==> v27: inputs <==
// bldc_esc
module bldc_esc #(parameter DATA_WIDTH = 16,parameter debounce = 3)(
  input clk,              		 
  input reset,            		 
  input pwm_en,						 
  input encoder_a,  				 
  input encoder_b,  				 
  input [DATA_WIDTH-1:0] pwm_period,	 
  input [DATA_WIDTH-1:0] period_reference,	 
  input [DATA_WIDTH-1:0] Kp_ext, 
  input [DATA_WIDTH-1:0] Ki_ext, 
  input [DATA_WIDTH-1:0] Kd_ext, 
  input override_internal_pid,		 
  output reg motor_positive,   		 
  output reg motor_negative 			 
);
  reg motor_pwm;
  reg [DATA_WIDTH-1:0] pwm_counter;
  reg [DATA_WIDTH-1:0] pwm_duty_cycle;
  reg [1:0]encoder_state;
  reg [1:0]prev_encoder_state;
  reg [1:0]pwm_direction;
  reg [DATA_WIDTH-1:0] period_speed ; 
  reg [DATA_WIDTH-1:0] speed_ctr;
  reg [DATA_WIDTH-1:0] Kp ;
  reg [DATA_WIDTH-1:0] Ki ;
  reg [DATA_WIDTH-1:0] Kd ;
  reg signed[DATA_WIDTH-1:0] error;
  reg signed[(DATA_WIDTH)-1:0] integral;
  reg signed[DATA_WIDTH-1:0] derivative;
  reg signed [(DATA_WIDTH)-1:0] pid_output;
  reg signed[DATA_WIDTH-1:0] previous_error;
  reg [2:0] encoder_a_shift_reg;
  reg encoder_a_reg;
  reg [2:0] encoder_b_shift_reg;
  reg encoder_b_reg;
 always @(posedge clk or posedge reset) begin
    if (reset) begin
        integral <= 16'b0;
        pwm_counter <= {DATA_WIDTH{1'b0}};
        encoder_state <= 2'b0;
        prev_encoder_state <= 2'b0;
        pwm_direction<=2'b00;
        motor_positive<=1'b0;
        motor_negative<=1'b0;
        Kp <= 16'd1;
        Ki <= 16'd0;
        Kd <= 16'd0;
        speed_ctr<={DATA_WIDTH{1'b0}};
        previous_error <= {DATA_WIDTH{1'b0}};
        error<=8'b0;
        period_speed <= 16'b0;
        pid_output <= 16'b0;
        derivative <= 16'b0;
        pwm_duty_cycle <= 16'b0;
        motor_pwm <= 1'b0;
        encoder_a_shift_reg <= 3'b0;
        encoder_a_reg <= 1'b0;
        encoder_b_shift_reg <= 3'b0;
        encoder_b_reg <= 1'b0;
    end 
    else begin
        encoder_a_shift_reg <= {encoder_a_shift_reg[debounce-2:0],encoder_a};
  ...
make LEC_CHECK=0 ABC_AREA=1 CAP_MARGIN=20 CELL_PAD_IN_SITES_DETAIL_PLACEMENT=1 CORE_ASPECT_RATIO=1.26 CORE_MARGIN=6 CORE_UTILIZATION=28 CTS_CLUSTER_DIAMETER=397 GPL_ROUTABILITY_DRIVEN=1 GPL_TIMING_DRIVEN=0 MAX_ROUTING_LAYER=met5 MIN_ROUTING_LAYER=met2 PLACE_DENSITY_LB_ADDON=0.15 SETUP_SLACK_MARGIN=0.8 SLEW_MARGIN=20 TNS_END_PERCENT=55 finish   # period 4.24 ns
run.sh (not shown) runs the stock make flow with config.mk's settings and CLKGATE_MAP_FILE=.
==> inputs of v22, as changes to v27 <==
==> flow/config.mk (replaced) <==
export PLATFORM = sky130hd
export DESIGN_NAME = bldc_esc
export DESIGN_NICKNAME = bldc_esc
export VERILOG_FILES = /design/flow/design.v
export SDC_FILE = /design/flow/constraint.sdc
export NUM_CORES = 4
export LEC_CHECK = 0
export CAP_MARGIN = 20
export CELL_PAD_IN_SITES_DETAIL_PLACEMENT = 0
export CORE_ASPECT_RATIO = 1.26
export CORE_MARGIN = 2
export CORE_UTILIZATION = 72
export CTS_CLUSTER_DIAMETER = 103
export GPL_ROUTABILITY_DRIVEN = 1
export MAX_ROUTING_LAYER = met5
export MIN_ROUTING_LAYER = met1
export PLACE_DENSITY_LB_ADDON = 0.01
export SETUP_SLACK_MARGIN = 2.16
export SLEW_MARGIN = 20
export TNS_END_PERCENT = 55
==> flow/constraint.sdc (replaced) <==
create_clock -name core_clock -period 7.5 [get_ports {clk}]
set_input_delay 1.5000 -clock core_clock [delete_from_list [all_inputs] [get_ports {clk}]]
set_output_delay 1.5000 -clock core_clock [all_outputs]
set_load 0.01 [all_outputs]
==> inputs of v23, as changes to v27 <==
==> flow/config.mk (replaced) <==
export PLATFORM = sky130hd
export DESIGN_NAME = bldc_esc
export DESIGN_NICKNAME = bldc_esc
export VERILOG_FILES = /design/flow/design.v
export SDC_FILE = /design/flow/constraint.sdc
export NUM_CORES = 4
export LEC_CHECK = 0
export ABC_AREA = 1
export CAP_MARGIN = 20
export CELL_PAD_IN_SITES_DETAIL_PLACEMENT = 0
export CORE_ASPECT_RATIO = 0.9
export CORE_MARGIN = 2
export CORE_UTILIZATION = 72
export CTS_CLUSTER_DIAMETER = 103
export GPL_ROUTABILITY_DRIVEN = 1
export HOLD_SLACK_MARGIN = -0.05
export MAX_ROUTING_LAYER = met5
export MIN_ROUTING_LAYER = met1
export PLACE_DENSITY_LB_ADDON = 0.01
export SETUP_SLACK_MARGIN = 0.8
export SLEW_MARGIN = 20
export TNS_END_PERCENT = 55
==> flow/constraint.sdc (replaced) <==
create_clock -name core_clock -period 5.9 [get_ports {clk}]
set_input_delay 1.1800 -clock core_clock [delete_from_list [all_inputs] [get_ports {clk}]]
set_output_delay 1.1800 -clock core_clock [all_outputs]
set_load 0.01 [all_outputs]
==> inputs of v38, as changes to v27 <==
==> flow/config.mk (replaced) <==
export PLATFORM = sky130hd
export DESIGN_NAME = bldc_esc
export DESIGN_NICKNAME = bldc_esc
export VERILOG_FILES = /design/flow/design.v
export SDC_FILE = /design/flow/constraint.sdc
export NUM_CORES = 4
export LEC_CHECK = 0
export CAP_MARGIN = 20
export CORE_MARGIN = 2
export CORE_UTILIZATION = 72
export PLACE_DENSITY = 0.6
export SLEW_MARGIN = 20
==> flow/constraint.sdc (replaced) <==
create_clock -name core_clock -period 6.61 [get_ports {clk}]
set_input_delay 1.3220 -clock core_clock [delete_from_list [all_inputs] [get_ports {clk}]]
set_output_delay 1.3220 -clock core_clock [all_outputs]
set_load 0.01 [all_outputs]
==> comparison table <==
metric	v22	v23	v38	v27
Fill cell total of the finished layout	1,879	1,797	1,928	10,010
Layout Skew	0.02267 ns	0.02238 ns	0.02328 ns	0.03299 ns
Via count of the first global-routing pass	18,900	21,190	18,410	30,280
DR vias	17,130	20,160	16,900	25,550
XOR Share, Synth	7.045%	4.318%	7.045%	4.318%
Metal3 WL	4669 microns	6151 microns	4435 microns	28,540 microns
WHS	0.3852 ns	0.3855 ns	0.3830 ns	0.3735 ns
Core area	0.03133 sq mm	0.03279 sq mm	0.03131 sq mm	0.08398 sq mm
CP bufs+invs	7	10	9	8
Number of ordinary and repair buffers in the finished layout	197	325	219	262
Number of cells in Yosys stat	2,364	2,934	2,364	2,934
Outcome	timing/DRC/antenna clean	failed layout checks	failed layout checks	failed layout checks
Reasons for failing layout checks	-	setup timing	setup timing	setup timing
Final setup vio count	0	9	3	13
Clock transition at the registers of the reported paths	0.07 ns	0.07 ns	0.06 ns	0.06 ns
Met1 layer usage reported by global route	45.96%	53.60%	49.26%	0%
Tightest Pin Transition	1.093 ns	0.9934 ns	1.027 ns	1.108 ns
R2R cell count	23	29	25	27
Log Warnings	32	31	32	29
Number of antenna violations at the first check in global routing	0	0	1	1
Worst path arrival time	7.29 ns	7.23 ns	7.19 ns	7.40 ns
Utilization after layout	82.93%	86.43%	82.99%	34.36%
Reg-to-Reg Start	derivative[4]$_DFF_PP0_	error[4]$_DFF_PP0_	error[3]$_DFF_PP0_	error[3]$_DFF_PP0_

==> inputs of job 1484 <==
==> flow/design.v <==
module bldc_esc #(parameter DATA_WIDTH = 16,parameter debounce = 3)(
  input clk,              		 
  input reset,            		 
  input pwm_en,						 
  input encoder_a,  				 
  input encoder_b,  				 
  input [DATA_WIDTH-1:0] pwm_period,	 
  input [DATA_WIDTH-1:0] period_reference,	 
  input [DATA_WIDTH-1:0] Kp_ext, 
  input [DATA_WIDTH-1:0] Ki_ext, 
  input [DATA_WIDTH-1:0] Kd_ext, 
  input override_internal_pid,		 
  output reg motor_positive,   		 
  output reg motor_negative 			 
);
  reg motor_pwm;
  reg [DATA_WIDTH-1:0] pwm_counter;
  reg [DATA_WIDTH-1:0] pwm_duty_cycle;
  reg [1:0]encoder_state;
  reg [1:0]prev_encoder_state;
  reg [1:0]pwm_direction;
  reg [DATA_WIDTH-1:0] period_speed ; 
  reg [DATA_WIDTH-1:0] speed_ctr;
  reg [DATA_WIDTH-1:0] Kp ;
  reg [DATA_WIDTH-1:0] Ki ;
  reg [DATA_WIDTH-1:0] Kd ;
  reg signed[DATA_WIDTH-1:0] error;
  reg signed[(DATA_WIDTH)-1:0] integral;
  reg signed[DATA_WIDTH-1:0] derivative;
  reg signed [(DATA_WIDTH)-1:0] pid_output;
  reg signed[DATA_WIDTH-1:0] previous_error;
  reg [2:0] encoder_a_shift_reg;
  reg encoder_a_reg;
  reg [2:0] encoder_b_shift_reg;
  reg encoder_b_reg;
 always @(posedge clk or posedge reset) begin
    if (reset) begin
        integral <= 16'b0;
        pwm_counter <= {DATA_WIDTH{1'b0}};
        encoder_state <= 2'b0;
        prev_encoder_state <= 2'b0;
        pwm_direction<=2'b00;
        motor_positive<=1'b0;
        motor_negative<=1'b0;
        Kp <= 16'd1;
        Ki <= 16'd0;
        Kd <= 16'd0;
        speed_ctr<={DATA_WIDTH{1'b0}};
        previous_error <= {DATA_WIDTH{1'b0}};
        error<=8'b0;
        period_speed <= 16'b0;
        pid_output <= 16'b0;
        derivative <= 16'b0;
        pwm_duty_cycle <= 16'b0;
        motor_pwm <= 1'b0;
        encoder_a_shift_reg <= 3'b0;
        encoder_a_reg <= 1'b0;
        encoder_b_shift_reg <= 3'b0;
        encoder_b_reg <= 1'b0;
    end 
    else begin
        encoder_a_shift_reg <= {encoder_a_shift_reg[debounce-2:0],encoder_a};
        if (encoder_a_shift_reg == {debounce{1'b0}} || encoder_a_shift_reg == {debounce{1'b1}})begin
            encoder_a_reg <= encoder_a_shift_reg[0];
        end
        encoder_b_shift_reg <= {encoder_b_shift_reg[debounce-2:0],encoder_b};
        if (encoder_b_shift_reg == {debounce{1'b0}} || encoder_b_shift_reg == {debounce{1'b1}})begin
            encoder_b_reg <= encoder_b_shift_reg[0];
        end
        pid_output <= Kp * error + Ki * integral + Kd * derivative;	 
        if(pid_output<1) begin			 
			pwm_duty_cycle<=pwm_period;
		end 
		else if (pid_output>pwm_period) begin	 
			pwm_duty_cycle<=1;
		end 
		else begin
			pwm_duty_cycle<= pid_output;	 
		end
        derivative <= error - previous_error;
        if (integral + error > 2047) begin  
            integral <= 2047;  
        end 
        else if (integral + error < -2048) begin
            integral <= -2048; 
        end 
        else begin
            integral <= integral + error;  
        end
        previous_error<=error;
        error <= period_reference - period_speed;
        motor_pwm <= (pwm_counter < pwm_duty_cycle) & pwm_en;  
        if (pwm_counter == pwm_period) begin
            pwm_counter <= 16'd0;
        end
        else begin
            pwm_counter <= pwm_counter + 1;
        end
        encoder_state <= {encoder_a_reg, encoder_b_reg};
        prev_encoder_state <= encoder_state;
        case ({encoder_state, prev_encoder_state})
            4'b0100, 4'b1101,4'b1011: begin 
                pwm_direction<=2'b10;
            end
            4'b1000,4'b1110,4'b0111: begin 
                pwm_direction<=2'b01;
            end
            4'b1100, 4'b0011, 4'b1001,4'b0110: begin 
                pwm_direction<=2'b00;
            end
            default: begin
                pwm_direction<=pwm_direction; 
            end
        endcase
        if(pwm_en==1'b0)begin
            motor_positive<=1'b0;
            motor_negative<=1'b0;
		end 
		else begin
            case(pwm_direction)
                2'b00: begin
      				if(period_reference>32767) begin  
						motor_positive<=1'b0;
						motor_negative<=motor_pwm;
					end
					else begin
						motor_positive<=motor_pwm;
						motor_negative<=1'b0;
					end
                end 
                2'b01:begin
                    motor_positive<=1'b0;
                    motor_negative<=motor_pwm;
                end
                2'b10:begin
                    motor_positive<=motor_pwm;
                    motor_negative<=1'b0;
                end
                default: begin
                    motor_positive <= 1'b0;
                    motor_negative <= 1'b0;
                end
            endcase
        end
		if(override_internal_pid) begin
			Kp<=Kp_ext;
			Ki<=Ki_ext;
			Kd<=Kd_ext;
		end 
		else begin
			Kp<=Kp;
			Ki<=Ki;
			Kd<=Kd;
		end
      if((prev_encoder_state[0]==1'b0 && encoder_a_reg==1'b1) || speed_ctr==16'h00ff) begin
            period_speed<=speed_ctr;
            speed_ctr<={DATA_WIDTH{1'b0}};
        end else begin
            speed_ctr<=speed_ctr+1;
        end
    end
 end
endmodule
==> flow/run.sh <==
#!/bin/bash
# the make line also repeats each setting of config.mk as NAME=value (left out here)
make -C /OpenROAD-flow-scripts/flow DESIGN_CONFIG=/design/flow/config.mk WORK_HOME=/design/flow/orfs CLKGATE_MAP_FILE= finish
==> flow/config.mk <==
export PLATFORM = sky130hd
export DESIGN_NAME = bldc_esc
export DESIGN_NICKNAME = bldc_esc
export VERILOG_FILES = /design/flow/design.v
export SDC_FILE = /design/flow/constraint.sdc
export NUM_CORES = 4
export LEC_CHECK = 0
export CAP_MARGIN = 20
export CELL_PAD_IN_SITES_DETAIL_PLACEMENT = 0
export CORE_ASPECT_RATIO = 1.26
export CORE_MARGIN = 6
export CORE_UTILIZATION = 65
export CTS_CLUSTER_DIAMETER = 103
export GPL_ROUTABILITY_DRIVEN = 1
export MAX_ROUTING_LAYER = met5
export MIN_ROUTING_LAYER = met1
export PLACE_DENSITY_LB_ADDON = 0.15
export SETUP_SLACK_MARGIN = 0.8
export SLEW_MARGIN = 20
export TNS_END_PERCENT = 55
==> flow/constraint.sdc <==
create_clock -name core_clock -period 6.92 [get_ports {clk}]
set_input_delay 1.3840 -clock core_clock [delete_from_list [all_inputs] [get_ports {clk}]]
set_output_delay 1.3840 -clock core_clock [all_outputs]
set_load 0.01 [all_outputs]
==> job 7840 (differences from job 1484) <==
- CELL_PAD_IN_SITES_DETAIL_PLACEMENT: 0 -> 1
- CORE_UTILIZATION: 65 -> 28
- MIN_ROUTING_LAYER: met1 -> met2
==> flow/constraint.sdc (replaced) <==
create_clock -name core_clock -period 4.24 [get_ports {clk}]
set_input_delay 0.8480 -clock core_clock [delete_from_list [all_inputs] [get_ports {clk}]]
set_output_delay 0.8480 -clock core_clock [all_outputs]
set_load 0.01 [all_outputs]
==> metrics.yaml <==
outcome: "finished with violations"
worst_slack_setup_final_ns: -2.44
final-setup-viol-count: 12
cts_made_buffers: 27
failed_checks: "negative setup slack"
-- figures above: job 7840

==> metrics.yaml <==
outcome: "complete, no violations"
final-setup-viol-count: 0
detail_route.drc_violations: 0
worst_slack_setup_final_ns: 0.239
tightestPinTransition_ns: 0.939
cts_made_buffers: 24
synth-edff-count: 0
synth_top_cells_by_count: "sky130_fd_sc_hd__inv_1 (492), sky130_fd_sc_hd__fa_1 (291), sky130_fd_sc_hd__and2_1 (266)"
setup-tns-final_ns: 0
worst_path_most_repeated_cell: "sky130_fd_sc_hd__fa_1"
-- figures above: job 1484


==> 09-06 <==
RTL: the design.v shown in full above, as it stands there.
==> flow/config.mk <==
export PLATFORM = sky130hd
export DESIGN_NAME = bldc_esc
export DESIGN_NICKNAME = bldc_esc
export VERILOG_FILES = /design/flow/design.v
export SDC_FILE = /design/flow/constraint.sdc
export NUM_CORES = 4
export LEC_CHECK = 0
export CAP_MARGIN = 20
export CORE_MARGIN = 2
export CORE_UTILIZATION = 72
export PLACE_DENSITY_LB_ADDON = 0.01
export SETUP_SLACK_MARGIN = 1.8
export SLEW_MARGIN = 20
==> flow/constraint.sdc <==
create_clock -name core_clock -period 6.24 [get_ports {clk}]
set_input_delay 1.2480 -clock core_clock [delete_from_list [all_inputs] [get_ports {clk}]]
set_output_delay 1.2480 -clock core_clock [all_outputs]
set_load 0.01 [all_outputs]
==> 06-09: changes against 09-06 <==
ABC_AREA = 1   (was default)
PLACE_DENSITY = 0.6   (was default)
PLACE_DENSITY_LB_ADDON = default   (was 0.01)
SETUP_SLACK_MARGIN = 1.53   (was 1.8)
==> flow/constraint.sdc (replaced) <==
create_clock -name core_clock -period 6.61 [get_ports {clk}]
set_input_delay 1.3220 -clock core_clock [delete_from_list [all_inputs] [get_ports {clk}]]
set_output_delay 1.3220 -clock core_clock [all_outputs]
set_load 0.01 [all_outputs]
==> comparison <==
09-06 completed, yet does not pass: negative setup slack. 06-09 completed, yet does not pass: negative setup slack. Against 09-06, the utilization of 06-09 is lower by 1.1 points. Between 09-06 and 06-09, the lower critical path depth is in 09-06 (gap 1). Global-route usage: 09-06 is lower than 06-09 (0.34 points). Design area: 06-09 is higher than 09-06 (about 3%). Worst hold slack: 09-06 is better than 06-09 (0.0093 ns). Against 06-09, the wire length of 09-06 is lower by 4.4%. Between 09-06 and 06-09, the lower count of clock-buffer cells in the layout is in 06-09 (gap 3).
==> figures <==
	06-09	09-06
Result of the run	failed layout checks	failed layout checks
Violated checks	negative setup slack	negative setup slack
Hold Startpoint	encoder_a_reg$_DFFE_PP0P_	encoder_b_shift_reg[0]$_DFF_PP0_
Worst flop-to-flop path endpoint	pid_output[14]$_DFF_PP0_	pid_output[15]$_DFF_PP0_
Repair and plain buffers	255	292
Per-instance average area after synthesis	8.139 um2	9.624 um2
Length of the first detailed-routing pass in iterations	6	5
Slew headroom	0.4374	0.2724
Height of the chip	186.1 um	181.8 um
Endpoint of the worst hold-timing path	encoder_state[1]$_DFF_PP0_	encoder_b_shift_reg[1]$_DFF_PP0_
Die area	0.03464 mm2	0.03304 mm2
Worst clock skew	0.02492 ns	0.05483 ns
Actual transition at the worst max-transition pin	0.8411 ns	1.080 ns
Total area of multi-input combinational cells	0.01550 mm2	0.01591 mm2
Met2 Usage GRT	0.6379	0.6210
Post-DR vias/cell	5.545	5.818
